==> flow/design.v <==
`timescale 1ns/10ps
module ELA(clk, rst, ready, in_data, data_rd, req, wen, addr, data_wr, done);
	input					clk;
	input					rst;
	input					ready;
	input			[7:0]	in_data;
	input			[7:0]	data_rd;
	output	reg				req;
	output	reg				wen;
	output	reg		[12:0]	addr;
	output	reg		[7:0]	data_wr;
	output	reg				done;
reg					[7:0]	S_buffer	[127:0];
reg					[7:0]	L_buffer	[2:0];
reg					[8:0]	result;
reg					[2:0]	control;
reg					[7:0]	timer_s;
wire				[8:0]	d11;
wire				[8:0]	d22;
wire				[8:0]	d33;
wire				[7:0]	d1;
wire				[7:0]	d2;
wire				[7:0]	d3;
assign 				d11 = (L_buffer[2] - S_buffer[0]);
assign				d22 = (L_buffer[1] - S_buffer[1]);
assign				d33 = (L_buffer[0] - S_buffer[2]);
assign 				d1 = d11[8] ? -d11[7:0] : d11[7:0];
assign				d2 = d22[8] ? -d22[7:0] : d22[7:0];
assign				d3 = d33[8] ? -d33[7:0] : d33[7:0];
reg					[1:0]	min;
reg         		[2:0]	state;
reg         		[2:0]	next_state;
parameter   		Rowf      	= 3'd0;
parameter   		comp      	= 3'd1;
parameter   		read       	= 3'd2;
parameter   		fish       	= 3'd3;
parameter   		stop        = 3'd4;
integer 			i;
always @(posedge clk or posedge rst)
begin
	if (rst)
	begin
		timer_s <= 8'd0;
	end
	else if ((control == 3'd0 && timer_s == 8'd130) || (control == 3'd1 && timer_s == 8'd131) ||(control == 3'd2 && timer_s == 8'd128) || control == 3'd4)
	begin
		timer_s <= 8'd0;
	end
	else
	begin
		timer_s <= timer_s + 8'd1;
	end
end
always @(posedge clk or posedge rst)
begin
	if (rst)
	begin
		req <= 1'd0;
	end
	else if (timer_s == 8'd0 && !(control == 3'd2) && !(control == 3'd4))
	begin
		req <= 1'd1;
	end
	else
	begin
		req <= 1'd0;
	end
end
always @(posedge clk)
begin
	if (rst)
	begin
	end
	else if ((control == 3'd0 && timer_s >= 8'd129) || (control == 3'd1 && timer_s == 8'd0) || (control == 3'd2 && timer_s == 8'd128))
	begin
	end
	else if (control == 3'd2)
	begin
		S_buffer[0] <= S_buffer[127];
		for(i=1; i<128; i=i+1)
		begin
			S_buffer[i] <= S_buffer[i-1];
		end
	end
	else if (timer_s <= 8'd128)
	begin
		S_buffer[0] <= in_data;
		for(i=1; i<128; i=i+1)
		begin
			S_buffer[i] <= S_buffer[i-1];
		end
	end
end
always @(posedge clk or posedge rst) 
begin
	if (rst) 
	begin
		L_buffer[0] <= 8'd0;
		L_buffer[2] <= 8'd0;
		L_buffer[1] <= 8'd0;
	end
	else if ((control == 3'd0 && timer_s >= 8'd129) || (control == 3'd1 && timer_s == 8'd0) || (control == 3'd2 && timer_s == 8'd128))
	begin
		L_buffer[0] <= L_buffer[0];
		L_buffer[2] <= L_buffer[2];
		L_buffer[1] <= L_buffer[1];
	end
	else if (control == 3'd2)
	begin
		L_buffer[0] <= L_buffer[2];
		L_buffer[2] <= L_buffer[1];
		L_buffer[1] <= L_buffer[0];
	end
	else if (timer_s <= 8'd128)
	begin
		L_buffer[0] <= S_buffer[127];
		L_buffer[2] <= L_buffer[1];
		L_buffer[1] <= L_buffer[0];
	end
end
always @(*)
begin
	if (timer_s == 8'd3)
	begin
		min = 2'd2;
	end
	else if ((d1 == d3) && (d2 == d3))
	begin
		min = 2'd0;
	end
	else if (d1 <= d3)
	begin
		if (d2 <= d1)
		begin
			min = 2'd2;
		end
		else 
		begin
			min = 2'd1;
		end
	end
	else 
	begin
		if (d2 <= d3)
		begin
			min = 2'd2;
		end
		else 
		begin
			min = 2'd3;
		end
	end
end
always @(posedge clk or posedge rst)
begin
	if (rst) 
	begin
		result <= 9'd0;
	end
	else if (control == 3'd1)
	begin
		if (timer_s == 8'd130)
		begin
			result <= ((S_buffer[0] + L_buffer[0]) >> 1);
		end
		else
		begin
			case(min)
			2'd0: result <= ((S_buffer[0] + (S_buffer[1] * 2) + S_buffer[2] + L_buffer[0] + (L_buffer[1] * 2) + L_buffer[2]) / 8);
			2'd1: result <= ((S_buffer[0] + L_buffer[2]) >> 1);
			2'd2: result <= ((S_buffer[1] + L_buffer[1]) >> 1);
			2'd3: result <= ((S_buffer[2] + L_buffer[0]) >> 1);
			endcase
		end
	end
end
always @(posedge clk or posedge rst)
 begin
	if (rst) 
	begin
		wen <= 1'd0;
	end
	else if (control == 3'd3 || control == 3'd4)
	begin
		wen <= 1'd0;
	end
	else
	begin
		wen <= 1'd1;
	end
end
always @(posedge clk or posedge rst) 
begin
	if (rst) 
	begin
		addr <= 13'd0;
	end
	else if((control == 3'd0 && timer_s <= 8'd2) || (control == 3'd1 && timer_s <= 8'd4) || control == 3'd4)
	begin
		addr <= addr;
	end
	else 
	begin
		addr <= addr + 13'd1;	
	end
end
always @(posedge clk or posedge rst) 
begin
	if (rst) 
	begin
		data_wr <= 8'd0;
	end
	else if (control == 3'd0)
	begin
		data_wr <= S_buffer[0];
	end
	else if (control == 3'd1)
	begin
		data_wr <= result;
	end
	else
	begin
		data_wr <= S_buffer[127];
	end
end
always @(posedge clk or posedge rst) 
begin
	if (rst) 
	begin
		done <= 1'd0;
	end
	else if (control == 3'd3) 
	begin
		done <= 1'd1;
	end
end
always @(posedge clk or posedge rst)
begin
    if (rst)	state <= stop;
    else 		state <= next_state;
end
always @(*) 
begin
    case(state)
    	stop:
    	begin
    		if(ready == 1'b0) next_state = stop;
    		else              next_state = Rowf;
    	end
    	Rowf :
    	begin
    		if(timer_s == 8'd130) next_state = comp;
    		else                 next_state = Rowf;
    	end
    	comp :
    	begin
    		if(timer_s == 8'd131) next_state = read;
    		else                 next_state = comp;
    	end
    	read :
    	begin
    		if(addr == 13'd8062)      next_state = fish;
    		else if(timer_s == 8'd128)next_state = comp;
    		else                     next_state = read;
    	end
    	fish : next_state = fish;
    	default : next_state = stop;
    endcase
end
always @(*) 
begin
    case(state)
    	Rowf : control = 3'd0;
    	comp : control = 3'd1;
    	read : control = 3'd2;
    	fish : control = 3'd3;
    	stop : control = 3'd4;
    	default : control = 3'd4;
    endcase
end
endmodule
clock: 4.56 ns
lec_check: 0
cap_margin: 20
core_margin: 2
core_utilization: 72
cts_cluster_size: 39
slew_margin: 20
run.sh (not shown) runs the stock make flow with config.mk's settings and CLKGATE_MAP_FILE=.
The baseline aborted during 5_1_grt on DPL-0033.
Then changed:
Settings changed: ABC_AREA set to 1, CTS_CLUSTER_SIZE 39 to 72, PLACE_DENSITY_LB_ADDON set to 0.01, SETUP_SLACK_MARGIN set to 1.69.
Clock period 4.56 ns to 9.33 ns, I/O delays scaled along.
This time the run ran to the end with no violations.
Synthesized cell count came out higher by about 11%.
Synthesized area came out higher by about 0.3%.
Die area came out higher by 0.31%.
Then changed:
Settings changed: ABC_AREA 1 to unset, CORE_UTILIZATION 72 to 70, CTS_CLUSTER_SIZE 72 to 27, PLACE_DENSITY_LB_ADDON 0.01 to 0.0, SETUP_SLACK_MARGIN 1.69 to unset.
Clock period 9.33 ns to 3.42 ns, I/O delays scaled along.
After rerunning: With this change the flow reached the layout checks and failed them: setup timing. Maximum frequency decreases by a few percent. Hold slack got worse by 0.0058 ns. Design area increases by a little under a tenth. Core utilization increases by 3.1 points. Worst setup slack got worse by 6.1 ns. Area after synthesis decreases slightly. Clock skew increases by 0.024 ns. Wire length increases by a quarter to a third. Via count increases by roughly a tenth.
Then changed:
Settings changed: CORE_UTILIZATION 70 to 59, CTS_CLUSTER_SIZE 27 to unset, PLACE_DENSITY_LB_ADDON 0.0 to unset.
Clock period 3.42 ns to 4.09 ns, I/O delays scaled along.
Outcome:
- The new run produced a layout that fails on setup timing
- routed wire length falls by 45%
- setup slack gains 1.7 ns
- total power came out lower by 22%
- core utilization shrinks by 14 points
- area after synthesis is unchanged
- first-iteration DRC count drops by 63%

========
Setup of oak:
// ELA: RTL as listed in full above, without the edits since
clock: 3.42 ns
lec_check: 0
cap_margin: 20
core_margin: 2
core_utilization: 66
setup_slack_margin: 1.0
slew_margin: 20
tns_end_percent: 5
The flow completed for oak, but it is not clean: the layout still shows negative setup slack.
> inputs changed (oak -> pine)
-- flow/config.mk --
<<< oak, line 10
export CORE_UTILIZATION = 66
export SETUP_SLACK_MARGIN = 1.0
>>> pine, line 10
export CORE_UTILIZATION = 72
export CTS_CLUSTER_SIZE = 31
export PLACE_DENSITY_LB_ADDON = 0.0
<<< oak, line 13
export TNS_END_PERCENT = 5
>>> pine, line 14
==> flow/constraint.sdc <==
create_clock -name core_clock -period 4.35 [get_ports {clk}]
set_input_delay 0.8700 -clock core_clock [delete_from_list [all_inputs] [get_ports {clk}]]
set_output_delay 0.8700 -clock core_clock [all_outputs]
set_load 0.01 [all_outputs]
## What came out
- pine vs oak: horizontal die size down by a few percent
- pine failed in 5_1_grt with DPL-0033.
- Height of the die, oak and pine, lower one = pine.
- pine vs. oak: multiplexer area fraction after synthesis barely changed; number of placement rows dropped 4.5%; chip area line of the yosys report barely changed; worst setup slack after placement climbed 1260 ps.
- Going from oak to pine, synthesized area about even; number of buffers added by the clock tree synthesis step went down by 2; simple-gate portion of the synthesized area was more or less identical.
- Compared with oak, in pine overall die area decreased about 8%; post-synthesis share of cell area spent on xor and xnor gates held.
## Diff of input files: birch against pine
-- flow/config.mk --
<<< pine, line 8
export CAP_MARGIN = 20
>>> birch, line 8
export CAP_MARGIN = 35
<<< pine, line 10
export CORE_UTILIZATION = 72
export CTS_CLUSTER_SIZE = 31
export PLACE_DENSITY_LB_ADDON = 0.0
>>> birch, line 10
export CORE_UTILIZATION = 40
export CTS_CLUSTER_SIZE = 20
export MIN_ROUTING_LAYER = met2
export SETUP_SLACK_MARGIN = 0.5
==> flow/constraint.sdc <==
create_clock -name core_clock -period 10.0 [get_ports {clk}]
set_input_delay 2.0000 -clock core_clock [delete_from_list [all_inputs] [get_ports {clk}]]
set_output_delay 2.0000 -clock core_clock [all_outputs]
set_load 0.01 [all_outputs]
Notes after the runs:
Looking at the reports, birch completed the entire flow and the layout it produced met the timing, DRC and antenna checks.
Diff pine..birch | number of distinct standard cells referenced by the synthesized netlist | unchanged
When birch is measured against pine, its worst setup timing slack at the placement stage turns out 4250 ps higher.
Re yosys-reported design area after synthesis: no difference whatsoever between birch and pine.
Changes observed in birch relative to pine: initial core utilization has decreased; total CTS buffers rose 5; total die area rose 78%; total of hold buffers inserted after clock tree synthesis now sits at about the same level.
The higher number of gates resized after CTS of pine and birch is in pine.
Comparing birch with pine, the cell area after technology mapping came out essentially unchanged.
Comparing the two runs side by side, birch comes out behind pine on area of the core.
NOTE x dimension of the die pine->birch increased by more than a quarter
The following lists how maple was set up differently from birch:
-- flow/config.mk --
<<< birch, line 8
export CAP_MARGIN = 35
>>> maple, line 8
export CAP_MARGIN = 20
<<< birch, line 10
export CORE_UTILIZATION = 40
export CTS_CLUSTER_SIZE = 20
export MIN_ROUTING_LAYER = met2
export SETUP_SLACK_MARGIN = 0.5
>>> maple, line 10
export CORE_UTILIZATION = 65
export CTS_CLUSTER_SIZE = 43
export SETUP_SLACK_MARGIN = 0.89
==> flow/constraint.sdc <==
create_clock -name core_clock -period 3.44 [get_ports {clk}]
set_input_delay 0.6880 -clock core_clock [delete_from_list [all_inputs] [get_ports {clk}]]
set_output_delay 0.6880 -clock core_clock [all_outputs]
set_load 0.01 [all_outputs]
Findings:
Number of filler cells placed in the layout, maple vs birch: down by more than half. From birch to maple the numbers moved as follows: area share of buffers outside the clock network rose by 9.6 points; final design instance area without fill rose by about 11%. Looking only at power after layout, and setting everything else aside, the lower value of birch and maple goes to birch. maple finished all stages; layout check result: FAIL, due to negative setup slack. Re area after synthesis: no difference whatsoever between birch and maple.
Inputs modified between maple and cedar:
-- flow/config.mk --
<<< maple, line 10
export CORE_UTILIZATION = 65
export CTS_CLUSTER_SIZE = 43
export SETUP_SLACK_MARGIN = 0.89
>>> cedar, line 10
export CORE_UTILIZATION = 40
==> flow/constraint.sdc <==
create_clock -name core_clock -period 6.15 [get_ports {clk}]
set_input_delay 1.2300 -clock core_clock [delete_from_list [all_inputs] [get_ports {clk}]]
set_output_delay 1.2300 -clock core_clock [all_outputs]
set_load 0.01 [all_outputs]
Notes after the runs:
- Of maple and cedar, only cedar finishes the flow clean.
- maple: complete, dirty (negative setup slack)
- maple vs cedar, capture point of the critical path: result[3] vs result[7]
- Lower number of gates given a new drive strength after cts was reported by cedar, not maple.
- Diff maple..cedar | number of enable flip-flop cells | unchanged
- [cedar] first-iteration DRC count fell 56% relative to maple

========
RTL: the design.v shown in full above, as it stands there.
export LEC_CHECK = 0
export CAP_MARGIN = 20
export CORE_MARGIN = 2
export CORE_UTILIZATION = 72
export CTS_CLUSTER_SIZE = 48
export PLACE_DENSITY_LB_ADDON = 0.0
export SLEW_MARGIN = 20
create_clock -name core_clock -period 4.35 [get_ports {clk}]
The baseline aborted during clock tree synthesis (4_1_cts).
Then changed:
- CORE_UTILIZATION: 72 -> 40
- CTS_CLUSTER_SIZE: 48 -> not set
- PLACE_DENSITY_LB_ADDON: 0.0 -> not set
- clock period: 4.35 -> 10.0 ns (I/O delays scaled with it)
Result: The changed run completed with no timing, DRC or antenna violations. Area after synthesis does not change. Synthesized cell count stays the same. Die size increases by well over a third.
Then changed:
- CORE_UTILIZATION: 40 -> 70
- CTS_CLUSTER_SIZE: not set -> 37
- clock period: 10.0 -> 4.57 ns (I/O delays scaled with it)
After rerunning:
- Now the flow completed and failed the layout checks on setup timing
- area after synthesis does not change
- count of clock-buffer cells in the layout is lower by 17
- core utilization is higher by 36 points
- routed wire length is higher by a quarter to a third
- clock skew is lower by 0.0060 ns
- final area is higher by a few percent
- maximum frequency is higher by a quarter to a third
No activity file was given, so power comes from the tool's default toggle rates.
